== build 28 ==
Design microP, start of the top module:
module microP(
    input clk,
    input reset,
    output [7:0] imem_addr,
    input [16:0] imem_data,
    output [7:0] dmem_addr,
    output [7:0] dmem_wdata,
    output dmem_we,
    input [7:0] dmem_rdata,
    input [7:0] data_in,
    output out_we,
    output [7:0] data_out_col,
    output [7:0] data_out_addr
    );
Settings: LEC_CHECK=0, ABC_AREA=1, CAP_MARGIN=20, CORE_MARGIN=2, CORE_UTILIZATION=72, CTS_CLUSTER_DIAMETER=379, CTS_CLUSTER_SIZE=72, PLACE_DENSITY_LB_ADDON=0.01, SLEW_MARGIN=40; clock period 2.01 ns.
run.sh (not shown) runs the stock make flow with config.mk's settings and CLKGATE_MAP_FILE=.
Run status, build 28: aborted in 4_1_cts, error DPL-0038
Setup changes, build 28 to build 52
- PLACE_DENSITY_LB_ADDON no longer set, was 0.01
- PLACE_DENSITY now 0.6, previously not set
- CTS_CLUSTER_SIZE now 32, was 72
- ABC_AREA no longer set, was 1
- CTS_CLUSTER_DIAMETER no longer set, was 379
- CORE_UTILIZATION now 65, was 72
- SLEW_MARGIN now 20, was 40
- the clock period (ns, I/O delays scaled along) now 3.35, was 2.01
Results
Across build 28 and build 52, no clean finish was achieved.
Build 52 did not run to completion, as it errored out during 5_1_grt.
| worst setup slack before clock tree synthesis | higher: build 52 |
On post-synthesis adder-cell area fraction, build 52 and build 28 are basically level.
Build 52 has synthesized area below what build 28 had.
Re area reported by Yosys stat: build 52 is about 1.6% down on build 28.
The global placer's final weighted congestion of build 52 falls short of that of build 28 by about 14%.
Build 52 ends up with a instance tally after logic synthesis that is 28% lower than in build 28.
Diff build 52..build 28 | number of flops mapped to enable cells by yosys | unchanged
Part of the Yosys area used for sequential elements in build 52 is 0.74 points higher than in build 28
Against build 28, floorplan die area in build 52 came out worse.
Compared with build 28, build 52 shows average footprint of a synthesized cell higher by 36%.
diff inputs: build 52 => build 77
- clearing CTS_CLUSTER_SIZE, which used to be 32
- swapping 65 for 66 in CORE_UTILIZATION
- clearing PLACE_DENSITY, which used to be 0.6
- swapping 3.35 for 3.63 in the clock period (ns, I/O delays scaled along)
--- outcome ---
- What the final checks of build 77 revealed, after a flow that finished every stage, was a layout that fails on negative setup slack.
- Compared with build 52, build 77 shows placed standard-cell area lower by about 2.4%.
- From build 77 to build 52, number of standard cells after synthesis did not move at all.
- Reported for build 77 and build 52, xor/xnor share of the synthesized area turned out identical to the last digit.
- Diff build 77..build 52 | total number of clock tree sinks | unchanged
- Total of cells resized after clock tree synthesis, build 77 and build 52: larger value in build 52
- Sort build 77 and build 52 by pre-CTS setup slack, ascending, and build 52 comes first.
- Changes observed in build 77 relative to build 52: die height fell 0.74%; number of placed instances, taps included lost 2.7%; half-perimeter wire length after placement down 930 µm; die size fell 1.5%.
> inputs changed (build 77 -> build 97)
- CTS_CLUSTER_DIAMETER now 78, previously not set
- CTS_CLUSTER_SIZE now 36, previously not set
- CORE_UTILIZATION now 68, was 66
- Cmp build 97 vs build 77: global placer's final weighted congestion lower in build 97
- Between build 97 and build 77, the difference in number of enable-type register cells in the synthesized netlist is negligible.
- No final results exist for build 97, since it was stopped by error GRT-0232 during 5_1_grt.
- In the reports for build 97 and build 77, the smaller worst setup slack before clock tree synthesis belongs to build 97.

========
Starting RTL as in the previous note.
Settings: LEC_CHECK=0, CAP_MARGIN=20, CORE_MARGIN=8, CORE_UTILIZATION=53, CTS_CLUSTER_DIAMETER=376, CTS_CLUSTER_SIZE=30, HOLD_SLACK_MARGIN=-0.06, PLACE_DENSITY=0.37, SETUP_SLACK_MARGIN=-0.46, SLEW_MARGIN=20; clock period 5.0 ns.
Then changed:
- ABC_AREA: unset -> 1
- CELL_PAD_IN_SITES_GLOBAL_PLACEMENT: unset -> 3
- CORE_ASPECT_RATIO: unset -> 1.05
- CORE_MARGIN: 8 -> 9
- CORE_UTILIZATION: 53 -> 38
- CTS_CLUSTER_DIAMETER: 376 -> unset
- CTS_CLUSTER_SIZE: 30 -> 89
- GPL_ROUTABILITY_DRIVEN: unset -> 0
- GPL_TIMING_DRIVEN: unset -> 1
- HOLD_SLACK_MARGIN: -0.06 -> unset
- PLACE_DENSITY: 0.37 -> unset
- SETUP_SLACK_MARGIN: -0.46 -> 1.17
- SLEW_MARGIN: 20 -> 15
Via count increases by 12%.
Worst hold slack gets worse by 0.046 ns.
Die area climbs by 40%.
Synthesized cell count goes up by 38%.
Clock skew increases by 0.0078 ns.
Routed wire length went up by 10%.
Clock power climbs by about 8%.
Area after synthesis went up by 1.7%.
Setup slack improved by 0.48 ns.
Global-route usage falls by 6.4 points.
Then changed:
- ABC_AREA: 1 -> unset
- CELL_PAD_IN_SITES_GLOBAL_PLACEMENT: 3 -> unset
- CORE_ASPECT_RATIO: 1.05 -> unset
- CORE_MARGIN: 9 -> 2
- CORE_UTILIZATION: 38 -> 64
- CTS_CLUSTER_SIZE: 89 -> unset
- GPL_ROUTABILITY_DRIVEN: 0 -> unset
- GPL_TIMING_DRIVEN: 1 -> unset
- SETUP_SLACK_MARGIN: 1.17 -> unset
- SLEW_MARGIN: 15 -> 20
- clock period: 5.0 -> 2.5 ns (I/O delays scaled with it)
=> With this change the flow ended with an error in global routing (5_1_grt). Die size is lower by 50%. Synthesized cell count drops by 28%. Synthesized area fell by 1.6%.
Then changed:
- CORE_UTILIZATION: 64 -> 40
- PLACE_DENSITY: unset -> 0.6
- SETUP_SLACK_MARGIN: unset -> 0.88
- clock period: 2.5 -> 4.5 ns (I/O delays scaled with it)
After rerunning: The new run finished clean; synthesized cell count does not change; area after synthesis does not change; die area rises by 58%.

========
job 4430:
Starting RTL as in the previous note.
==> flow/config.mk <==
export PLATFORM = sky130hd
export DESIGN_NAME = microP
export DESIGN_NICKNAME = microP
export VERILOG_FILES = /design/flow/design.v
export SDC_FILE = /design/flow/constraint.sdc
export NUM_CORES = 4
export LEC_CHECK = 0
export ABC_AREA = 0
export CAP_MARGIN = 25
export CELL_PAD_IN_SITES_GLOBAL_PLACEMENT = 0
export CORE_MARGIN = 7
export CORE_UTILIZATION = 70
export CTS_CLUSTER_DIAMETER = 346
export CTS_CLUSTER_SIZE = 88
export MAX_ROUTING_LAYER = met4
export MIN_ROUTING_LAYER = met1
export PLACE_DENSITY_LB_ADDON = 0.3
export SETUP_SLACK_MARGIN = 0.64
export SLEW_MARGIN = 15
export TNS_END_PERCENT = 20
==> flow/constraint.sdc <==
create_clock -name core_clock -period 5.23 [get_ports {clk}]
set_input_delay 1.0460 -clock core_clock [delete_from_list [all_inputs] [get_ports {clk}]]
set_output_delay 1.0460 -clock core_clock [all_outputs]
set_load 0.01 [all_outputs]
Inputs modified between job 4430 and job 7132:
- SETUP_SLACK_MARGIN now 0.46, was 0.64
- CORE_UTILIZATION now 72, was 70
- PLACE_DENSITY_LB_ADDON now 0.0, was 0.3
- CTS_CLUSTER_SIZE no longer set, was 88
- CORE_MARGIN now 2, was 7
- TNS_END_PERCENT now 80, was 20
- CTS_CLUSTER_DIAMETER no longer set, was 346
- CAP_MARGIN now 20, was 25
- HOLD_SLACK_MARGIN now 0.29, previously not set
- the clock period (ns, I/O delays scaled along) now 1.78, was 5.23
==> comparison <==
| parity-gate share of the synthesized area counting xor and xnor cells | job 7132 vs job 4430 | ≈ equal |
The flow ended early for job 7132: it failed with a tool error in clock tree synthesis (4_1_cts).
Compared to job 4430, job 7132 was floorplanned on a smaller die.
Relative to job 4430, the worst slack after detailed placement of job 7132 is lower by 2.13 ns.
Side by side, final RePlAce weighted congestion turned out higher in job 7132 than in job 4430.
Job 4430 → job 7132: area of the placeable core lost 160 um^2; number of cells after detailed placement picked up an extra 197.
Modified inputs, job 6802 compared to job 7132
- HOLD_SLACK_MARGIN: 0.29 -> unset
- SETUP_SLACK_MARGIN: 0.46 -> unset
- PLACE_DENSITY_LB_ADDON: 0.0 -> unset
- CELL_PAD_IN_SITES_GLOBAL_PLACEMENT: 0 -> unset
- ABC_AREA: 0 -> unset
- SLEW_MARGIN: 15 -> 20
- CORE_UTILIZATION: 72 -> 22
- MAX_ROUTING_LAYER: met4 -> unset
- MIN_ROUTING_LAYER: met1 -> unset
- PLACE_DENSITY: unset -> 0.6
- TNS_END_PERCENT: 80 -> unset
- the clock period (ns, I/O delays scaled along): 1.78 -> 4.5
Findings:
Job 7132 did not finish; the tool stopped in clock tree synthesis (4_1_cts) with error DPL-0038.
Per the final summary, job 6802 finished and its layout is clean on timing, DRC and antenna.
Taking job 7132 as the reference, in job 6802 x dimension of the die climbed 78%, net count of the mapped netlist barely changed, fraction of the core area occupied by cells at floorplan dropped 51 points, xor-xnor portion of the synthesized cell area barely changed, half-perimeter wire length after placement dropped 4.8 mm.
In job 6802, cell count after placement is higher than in job 7132.
From job 6802 to job 7132, gate count of the mapped netlist did not move at all.
Die size: job 6802 exceeds job 7132
Total cell area at the placement stage ended up 1100 um^2 lower on job 6802 than on job 7132.
Relative to job 7132, post-placement worst setup slack has gone up in job 6802.
Comparing job 6802 and job 7132, the higher y dimension of the die is on job 6802.
For job 7803, these inputs were changed with respect to job 6802:
- ABC_AREA now 1, previously not set
- CORE_UTILIZATION now 58, was 22
- the clock period (ns, I/O delays scaled along) now 2.83, was 4.5
Findings:
Job 7803 finished every stage; the final checks, however, were not passed, the failures being negative setup slack.
The total congestion overflow after global routing was comparable across job 7803 and job 6802.
Looking at met1 usage in global routing, job 7803 sits 27 points higher than job 6802 does.
The final reports for job 7803 and job 6802 show data arrival time of the critical path lower in the former.
Between job 7803 and job 6802, the clock skew is higher for job 7803.
Compared with job 6802, in job 7803 proportion of power drawn by combinational gates increased by 25 points relative to the old numbers, design area increased by about 10% relative to the old numbers, setup slack decreased by 0.61 ns relative to the old numbers, critical path depth in cells increased by 7 relative to the old numbers.

========
microP again, from the RTL that the note above started with.
==> flow/design.v (excerpt) <==
module microP(
    input clk,
    input reset,
    output [7:0] imem_addr,
    input [16:0] imem_data,
    output [7:0] dmem_addr,
    output [7:0] dmem_wdata,
    output dmem_we,
    input [7:0] dmem_rdata,
    input [7:0] data_in,
    output out_we,
    output [7:0] data_out_col,
    output [7:0] data_out_addr
    );
==> flow/config.mk <==
export PLATFORM = sky130hd
export DESIGN_NAME = microP
export DESIGN_NICKNAME = microP
export VERILOG_FILES = /design/flow/design.v
export SDC_FILE = /design/flow/constraint.sdc
export NUM_CORES = 4
export LEC_CHECK = 0
export ABC_AREA = 1
export CAP_MARGIN = 20
export CORE_MARGIN = 2
export CORE_UTILIZATION = 65
export CTS_CLUSTER_DIAMETER = 381
export CTS_CLUSTER_SIZE = 98
export PLACE_DENSITY = 0.6
export SLEW_MARGIN = 20
==> flow/constraint.sdc <==
create_clock -name core_clock -period 2.83 [get_ports {clk}]
set_input_delay 0.5660 -clock core_clock [delete_from_list [all_inputs] [get_ports {clk}]]
set_output_delay 0.5660 -clock core_clock [all_outputs]
set_load 0.01 [all_outputs]
The starting point did not get past global routing on GRT-0232.
Next try:
ABC_AREA = default   (was 1)
CORE_UTILIZATION = 61   (was 65)
CTS_CLUSTER_DIAMETER = default   (was 381)
CTS_CLUSTER_SIZE = 42   (was 98)
clock period = 3.34 ns   (was 2.83 ns; I/O delays follow)
What happened:
- With this change the flow finished with negative setup slack left
- synthesized cell count shrinks by 28%
- die area grows by about 4.7%
- synthesized area shrinks by about 1.6%
Next try:
CORE_UTILIZATION = 40   (was 61)
CTS_CLUSTER_SIZE = default   (was 42)
clock period = 5.0 ns   (was 3.34 ns; I/O delays follow)
What happened: Now the flow passed the timing, DRC and antenna checks; clock skew came out lower by 0.021 ns; routed wire length shrinks by 21%; power is lower by 37%; clock-buffer cell count stays the same.
Next try:
CELL_PAD_IN_SITES_GLOBAL_PLACEMENT = 2   (was default)
CORE_ASPECT_RATIO = 1.4   (was default)
CORE_MARGIN = 8   (was 2)
CORE_UTILIZATION = 53   (was 40)
CTS_CLUSTER_DIAMETER = 376   (was default)
CTS_CLUSTER_SIZE = 30   (was default)
HOLD_SLACK_MARGIN = -0.06   (was default)
PLACE_DENSITY = 0.37   (was 0.6)
SETUP_SLACK_MARGIN = -0.46   (was default)
SLEW_MARGIN = 0   (was 20)
TNS_END_PERCENT = 60   (was default)
Result: Setup slack got worse by 0.0057 ns; cell area shrinks by 0.96%; die area shrinks by 10%; first-iteration DRC count shrinks by 11%.

========
microP again, from the RTL that the note above started with.
make LEC_CHECK=0 ABC_AREA=1 CAP_MARGIN=20 CORE_ASPECT_RATIO=1.05 CORE_MARGIN=5 CORE_UTILIZATION=38 CTS_CLUSTER_SIZE=89 GPL_ROUTABILITY_DRIVEN=0 GPL_TIMING_DRIVEN=0 SETUP_SLACK_MARGIN=1.17 SLEW_MARGIN=15 finish   # period 5.0 ns
==> next run, changes <==
==> flow/config.mk (replaced) <==
export PLATFORM = sky130hd
export DESIGN_NAME = microP
export DESIGN_NICKNAME = microP
export VERILOG_FILES = /design/flow/design.v
export SDC_FILE = /design/flow/constraint.sdc
export NUM_CORES = 4
export LEC_CHECK = 0
export CAP_MARGIN = 20
export CORE_ASPECT_RATIO = 1.05
export CORE_MARGIN = 2
export CORE_UTILIZATION = 59
export SLEW_MARGIN = 20
Count of clock-buffer cells in the layout decreases by 1.
Die size went down by 40%.
Via count goes down by about 11%.
==> next run, changes <==
--- a/flow/config.mk
+++ b/flow/config.mk
@@ -8,5 +8,5 @@
 export CAP_MARGIN = 20
-export CORE_ASPECT_RATIO = 1.05
 export CORE_MARGIN = 2
-export CORE_UTILIZATION = 59
+export CORE_UTILIZATION = 40
+export PLACE_DENSITY = 0.6
 export SLEW_MARGIN = 20
==> flow/constraint.sdc (replaced) <==
create_clock -name core_clock -period 4.5 [get_ports {clk}]
set_input_delay 0.9000 -clock core_clock [delete_from_list [all_inputs] [get_ports {clk}]]
set_output_delay 0.9000 -clock core_clock [all_outputs]
set_load 0.01 [all_outputs]
Count of clock-buffer cells in the layout is unchanged.
Synthesized area is unchanged.
Sequential share of layout area drops by 0.84 points.
Power climbs by 11%.
Final area climbs by 2.2%.
Die size climbs by 46%.
Clock power climbs by 13%.
Final cell count climbs by 10%.
Non-clock buffer count climbs by 8.
==> next run, changes <==
--- a/flow/config.mk
+++ b/flow/config.mk
@@ -8,4 +8,6 @@
 export CAP_MARGIN = 20
+export CELL_PAD_IN_SITES_DETAIL_PLACEMENT = 2
 export CORE_MARGIN = 2
 export CORE_UTILIZATION = 40
+export MAX_ROUTING_LAYER = met4
 export PLACE_DENSITY = 0.6
==> flow/constraint.sdc (replaced) <==
create_clock -name core_clock -period 5.0 [get_ports {clk}]
set_input_delay 1.0000 -clock core_clock [delete_from_list [all_inputs] [get_ports {clk}]]
set_output_delay 1.0000 -clock core_clock [all_outputs]
set_load 0.01 [all_outputs]
Result: The changed run passed the timing, DRC and antenna checks. Worst hold slack gets worse by 11 ps. Clock skew rose by 15 ps. Non-clock buffer count fell by 14. Total power fell by 6.3%. Wire length rose by 40%.

========
microP again, from the RTL that the note above started with.
Settings: LEC_CHECK=0, CAP_MARGIN=20, CORE_MARGIN=2, CORE_UTILIZATION=68, CTS_CLUSTER_DIAMETER=224, CTS_CLUSTER_SIZE=37, SETUP_SLACK_MARGIN=-0.26, SLEW_MARGIN=20; clock period 3.51 ns.
The starting point ended with an error in global routing (5_1_grt) on GRT-0232.
Next try:
Settings changed: CORE_UTILIZATION 68 to 71, CTS_CLUSTER_DIAMETER 224 to not set, CTS_CLUSTER_SIZE 37 to 40, SETUP_SLACK_MARGIN -0.26 to not set.
Clock period 3.51 ns to 2.01 ns, I/O delays scaled along.
With this change the flow failed in clock tree synthesis (4_1_cts) (DPL-0038).
Die size falls by 4.1%.
Synthesized area is unchanged.
Synthesized cell count is unchanged.
Next try:
Settings changed: CORE_UTILIZATION 71 to 72, CTS_CLUSTER_DIAMETER set to 379, PLACE_DENSITY_LB_ADDON set to 0.01.
The changed run ended with an error in clock tree synthesis (4_1_cts), error DPL-0038.
Synthesized cell count does not change.
Area after synthesis does not change.
Die size goes down slightly.
Power is estimated from default activity; no workload was simulated.
